## v14
==> flow/design.v (excerpt) <==
module AXIS_FIR_v1_0 # 
    (
        parameter integer C_S_AXIS_TDATA_WIDTH	= 16,
        parameter integer C_M_AXIS_TDATA_WIDTH	= 32,
        parameter integer C_M_AXIS_START_COUNT	= 32
    )
    (
        input wire [3:0] s_axis_tkeep,
        output wire [3:0] m_axis_tkeep,
        input wire  s_axis_aclk,
        input wire  s_axis_aresetn,
        output wire  s_axis_tready,
        input wire [C_S_AXIS_TDATA_WIDTH-1 : 0] s_axis_tdata,
        input wire [(C_S_AXIS_TDATA_WIDTH/8)-1 : 0] s_axis_tstrb,
        input wire  s_axis_tlast,
        input wire  s_axis_tvalid,
        input wire  m_axis_aclk,
        input wire  m_axis_aresetn,
        output wire  m_axis_tvalid,
        output wire [C_M_AXIS_TDATA_WIDTH-1 : 0] m_axis_tdata,
        output wire [(C_M_AXIS_TDATA_WIDTH/8)-1 : 0] m_axis_tstrb,
        output wire  m_axis_tlast,
        input wire  m_axis_tready
    );
clock: 6.19 ns
lec_check: 0
cap_margin: 20
core_margin: 2
core_utilization: 72
cts_cluster_size: 14
place_density_lb_addon: 0.28
setup_slack_margin: -0.43
slew_margin: 20
run.sh (not shown) runs the stock make flow with config.mk's settings and CLKGATE_MAP_FILE=.
Every stage of v14 finished as expected; the final checks, on the other hand, flagged negative setup slack, which means the layout fails.
Edits applied to the flow inputs when going from v14 to v33:
# v14
export LEC_CHECK = 0
export CAP_MARGIN = 20
export CORE_MARGIN = 2
export CORE_UTILIZATION = 72
export CTS_CLUSTER_SIZE = 14
export PLACE_DENSITY_LB_ADDON = 0.28
export SETUP_SLACK_MARGIN = -0.43
export SLEW_MARGIN = 20
create_clock -name core_clock -period 6.19 [get_ports {s_axis_aclk}]
# v33
export LEC_CHECK = 0
export CAP_MARGIN = 20
export CORE_MARGIN = 2
export CORE_UTILIZATION = 72
export PLACE_DENSITY = 0.64
export SLEW_MARGIN = 20
create_clock -name core_clock -period 5.35 [get_ports {s_axis_aclk}]
Notes after the runs:
v33 -> v14: relative area of clock buffers and inverters in the final design flat
v33 had finished all stages when the layout checks came back failing, citing negative setup slack.
Although v14 finished all stages, its layout failed final checks on negative setup slack.
On final area: v33 sits above v14.
Of the two values seen for end of the critical path, LPF_FIR_inst.acc6[30] was produced by v33 and LPF_FIR_inst.fir_data_out[30] by v14.
> inputs changed (v33 -> v25)
# v33
export LEC_CHECK = 0
export CAP_MARGIN = 20
export CORE_MARGIN = 2
export CORE_UTILIZATION = 72
export PLACE_DENSITY = 0.64
export SLEW_MARGIN = 20
create_clock -name core_clock -period 5.35 [get_ports {s_axis_aclk}]
# v25
export LEC_CHECK = 0
export CAP_MARGIN = 20
export CORE_MARGIN = 2
export CORE_UTILIZATION = 40
export SLEW_MARGIN = 20
create_clock -name core_clock -period 7.24 [get_ports {s_axis_aclk}]
- | placeable core region | v25 vs v33 | about 80% higher |
- v25 completed end to end with timing, DRC and antenna clean.
- Finished, but not clean: v33, with negative setup slack.
- The worst slew margin relative to its limit of v25 exceeds that of v33 by 5.3 points.
- Lower setup total negative slack among v25 and v33: v33
- Count of fill cells added during filler insertion is higher on v25
- v25 gives less met2 routing resource usage after global routing than v33 did.
- Setup slack: v25 and v33 compared, lower one is v33
- v33 ended up with fewer cell instances than v25 did.
Changes in v10 relative to v25:
# v25
export LEC_CHECK = 0
export CAP_MARGIN = 20
export CORE_MARGIN = 2
export CORE_UTILIZATION = 40
export SLEW_MARGIN = 20
create_clock -name core_clock -period 7.24 [get_ports {s_axis_aclk}]
# v10
export LEC_CHECK = 0
export CAP_MARGIN = 20
export CORE_MARGIN = 2
export CORE_UTILIZATION = 31
export SLEW_MARGIN = 20
create_clock -name core_clock -period 7.38 [get_ports {s_axis_aclk}]
Findings:
Via count sits higher in v10 than in v25. Uppermost layer routed = met5: v25; uppermost layer routed = met4: v10. From v25 to v10 the numbers moved as follows: count of cell instances traversed by the critical path went up; largest net degree at the start of global routing went down; synthesized cell count did not really move; pre-CTS worst setup slack went up; sequential portion of the cell area went down. v10 against v25: average footprint of a synthesized cell barely changed, number of clock buffer instances in the layout shows an increase of 5, number of well taps climbed 824.

* * *

Setup of build 28:
Starting RTL as in the previous note.
## AXIS_FIR_v1_0
module AXIS_FIR_v1_0 # 
    (
        parameter integer C_S_AXIS_TDATA_WIDTH	= 16,
        parameter integer C_M_AXIS_TDATA_WIDTH	= 32,
        parameter integer C_M_AXIS_START_COUNT	= 32
    )
    (
        input wire [3:0] s_axis_tkeep,
        output wire [3:0] m_axis_tkeep,
        input wire  s_axis_aclk,
        input wire  s_axis_aresetn,
        output wire  s_axis_tready,
        input wire [C_S_AXIS_TDATA_WIDTH-1 : 0] s_axis_tdata,
        input wire [(C_S_AXIS_TDATA_WIDTH/8)-1 : 0] s_axis_tstrb,
        input wire  s_axis_tlast,
        input wire  s_axis_tvalid,
        input wire  m_axis_aclk,
        input wire  m_axis_aresetn,
        output wire  m_axis_tvalid,
        output wire [C_M_AXIS_TDATA_WIDTH-1 : 0] m_axis_tdata,
        output wire [(C_M_AXIS_TDATA_WIDTH/8)-1 : 0] m_axis_tstrb,
        output wire  m_axis_tlast,
        input wire  m_axis_tready
    );
    wire [C_S_AXIS_TDATA_WIDTH-1 : 0] fir_data_in;
    wire [C_M_AXIS_TDATA_WIDTH-1 : 0] fir_data_out;
    wire enable_fir;
    AXIS_FIR_v1_0_S_AXIS # ( 
        .C_S_AXIS_TDATA_WIDTH(C_S_AXIS_TDATA_WIDTH)
    ) AXIS_FIR_v1_0_S_AXIS_inst (
        .s_axis_tkeep(s_axis_tkeep),
        .enable_fir(enable_fir),
        .fir_data_in(fir_data_in),
        .S_AXIS_ACLK(s_axis_aclk),
        .S_AXIS_ARESETN(s_axis_aresetn),
        .S_AXIS_TREADY(s_axis_tready),
        .S_AXIS_TDATA(s_axis_tdata),
  ...
clock: 4.64 ns
lec_check: 0
abc_area: 1
cap_margin: 20
core_margin: 2
core_utilization: 72
max_routing_layer: met4
place_density_lb_addon: 0.02
setup_slack_margin: 1.38
slew_margin: 20
As the logs show, build 28 stopped at global routing after a tool error, so it never reached the end of the flow.
Setup changes, build 28 to build 97
- SETUP_SLACK_MARGIN now 1.36, was 1.38
- MAX_ROUTING_LAYER no longer set, was met4
- the clock period (ns, I/O delays scaled along) now 4.6, was 4.64
Notes after the runs:
From the logs: build 97 reached the end of the flow and failed the layout checks with negative setup slack.
Measured against each other, build 97 and build 28 differ in placer congestion estimate, the higher figure coming from build 97.
As far as share of the synthesized netlist area taken by xor and xnor gates goes, build 28 and build 97 are indistinguishable; the numbers are identical.
As far as area after detailed placement is concerned, build 97 and build 28 perform about the same.
Build 97 vs build 28 on post-DP HPWL: build 97 is the lower one.
Inputs modified between build 97 and build 84:
- MAX_ROUTING_LAYER newly set to met4
- SETUP_SLACK_MARGIN changed from 1.36 to 1.31
- the clock period (ns, I/O delays scaled along) changed from 4.6 to 4.42
## What came out
- Stage in which a tool error killed build 84: global routing.
- Side by side, instance count after placement with tap cells included turned out higher in build 84 than in build 97.
- Against build 97, placed standard-cell area in build 84 rose slightly.
- Re floorplan die height: no difference whatsoever between build 84 and build 97.
- Going from build 97 to build 84, half-perimeter wire length after detailed placement now sits higher, synthesized cell count now sits at about the same level.
[inputs] build 71 vs build 84
- SETUP_SLACK_MARGIN no longer set, was 1.31
- ABC_AREA no longer set, was 1
- CAP_MARGIN now 15, was 20
- PLACE_DENSITY_LB_ADDON no longer set, was 0.02
- the clock period (ns, I/O delays scaled along) now 5.93, was 4.42
--- outcome ---
Build 71 vs. build 84: number of cells upsized or downsized after cts down 1,304, yosys synthesis chip area shows a reduction of about 8%, area fraction in full adders, half adders and majority gates now sits higher. Delta (build 71 minus build 84): number of buffers created by CTS dropped 3.5%; area fraction in compound gates rose 2.2 points. Build 71 finished all stages; layout check result: FAIL, due to negative setup slack.
--- input diff build 71..build 26 ---
- CORE_UTILIZATION changed from 72 to 40
- MAX_ROUTING_LAYER removed (was met4)
- CAP_MARGIN changed from 15 to 20
- the clock period (ns, I/O delays scaled along) changed from 5.93 to 8.0
==> comparison <==
Every stage of the flow completed for build 26, and the final layout passed the timing, design-rule and antenna checks. Build 26: transition time at the pin with the least slew margin 0.028 ns above build 71. Row final cell count: build 26 higher / build 71 lower. Area overhead of the layout relative to synthesis is lower on build 26. ~same worst hold slack in build 26 and build 71.
The inputs of build 43 differ from those of build 26 as listed below.
- CORE_ASPECT_RATIO newly set to 0.78
- CORE_MARGIN changed from 2 to 4
- GPL_TIMING_DRIVEN newly set to 0
--- outcome ---
- Build 43 finished every step from synthesis to the final layout, and the layout passed the timing, design-rule and antenna checks.
- Build 26 ran to completion and came out clean on the timing, design-rule and antenna checks.
- Re number of logic stages on the critical path including buffering: build 26 was lower than build 43.
- On sequential share of layout area, build 43 tracks build 26 almost exactly.
- Higher quantity of I/O buffers inserted on ports among build 26 and build 43: build 26
- Relative to build 26, the maximum frequency measured on build 43 has decreased by a few percent.
- Looking at post-detailed-routing wire length across build 26 and build 43, the one that comes out lower is build 26.

* * *

run A:
AXIS_FIR_v1_0 again, from the RTL that the note above started with.
clock: 5.49 ns
lec_check: 0
abc_area: 1
cap_margin: 20
core_margin: 2
core_utilization: 72
max_routing_layer: met4
place_density_lb_addon: 0.02
setup_slack_margin: 1.61
slew_margin: 20
Although run A finished all stages, its layout failed final checks on negative setup slack.
What run B does differently from run A at the input level:
Settings: SETUP_SLACK_MARGIN no longer set, was 1.61; PLACE_DENSITY_LB_ADDON no longer set, was 0.02; PLACE_DENSITY now 0.35, previously not set; MAX_ROUTING_LAYER no longer set, was met4; the clock period (ns, I/O delays scaled along) now 4.59, was 5.49.
==> results <==
- Of run B and run A, only run B fails to reach the end of the flow.
- Run A: all stages done; final checks FAILED (negative setup slack).
- Comparing run A against run B, there is no change at all in die size.
- There was hardly any difference in boundary pin count between run A and run B.
- Comparing run B against run A, there is no change at all in area reported by Yosys stat.
- Comparing run B against run A, there is no change at all in clock tree buffer depth.
- Cmp run B and run A / post-CTS setup buffer count / lower: run A
- Going from run A to run B, the detailed placement HPWL was found to have gone up by 1.7%.
- Cell area reported after detailed placement (run B over run A): increase, 4.6%
- Diff run A -> run B | routability-driven placement congestion ratio | down slightly
- As of run B, number of cells after detailed placement had risen by a few percent compared to run A.
What run C does differently from run B at the input level:
Settings: PLACE_DENSITY: 0.35 -> unset; ABC_AREA: 1 -> unset; CORE_UTILIZATION: 72 -> 12; the clock period (ns, I/O delays scaled along): 4.59 -> 9.06.
## What came out
Run C went all the way through the flow, and no timing, DRC or antenna check failed.
Run C: xor/xnor cell area share of the yosys netlist is 1.4 points higher than what run B reported.
On adder-cell share of the synthesized area: between run B and run C, it ends up lower for run B.
In run C the post-CTS setup buffer count turned out 164 lower than in run B.
Re fraction of the mapped netlist area in compound gates: run B was lower than run C.
Summary: placeable core region, run C worse than run B
Number of placed instances, taps included went up by more than a quarter going from run B to run C.
The inputs of run D differ from those of run C as listed below.
Settings: CORE_UTILIZATION now 64, was 12; the clock period (ns, I/O delays scaled along) now 5.96, was 9.06.
Notes after the runs:
- Of run C and run D, only run C finishes the flow clean.
- Layout checks on run D: not met. Flow itself completed; violations: negative setup slack.
- Summary of run D over run C: cell area reported after detailed placement dropped about 7%; count of hold-fix buffers inserted at cts ~0 delta; cell depth of the worst setup path now sits higher; effective utilization at floorplan picked up an extra 52 points.
- Max core utilization across run D and run C: run D
- The start point of the critical path comes out LPF_FIR_inst.buff1[2]$_DFFE_PP_ in one run and LPF_FIR_inst.buff6[5]$_DFFE_PP_ in the other, namely in run C and run D respectively.
- Summary of run D over run C: via count of the first global-routing pass shows an increase of about 5.3%, non-clock buffer contribution to total cell area rose by 3.6 points.
--- input diff run D..run E ---
Settings: CORE_UTILIZATION now 70, was 64; MAX_ROUTING_LAYER now met4, previously not set; the clock period (ns, I/O delays scaled along) now 6.09, was 5.96.
--- outcome ---
- Run E finished every stage; the final checks, however, were not passed, the failures being negative setup slack.
- Run E against run D: flop share of the area saw an increase, ratio of routed vias to standard cells climbed 2.6%, setup fix buffers added after clock tree synthesis shows a reduction of 3, total core area decreased by 11000 um^2 relative to the old numbers, core utilization saw an increase.
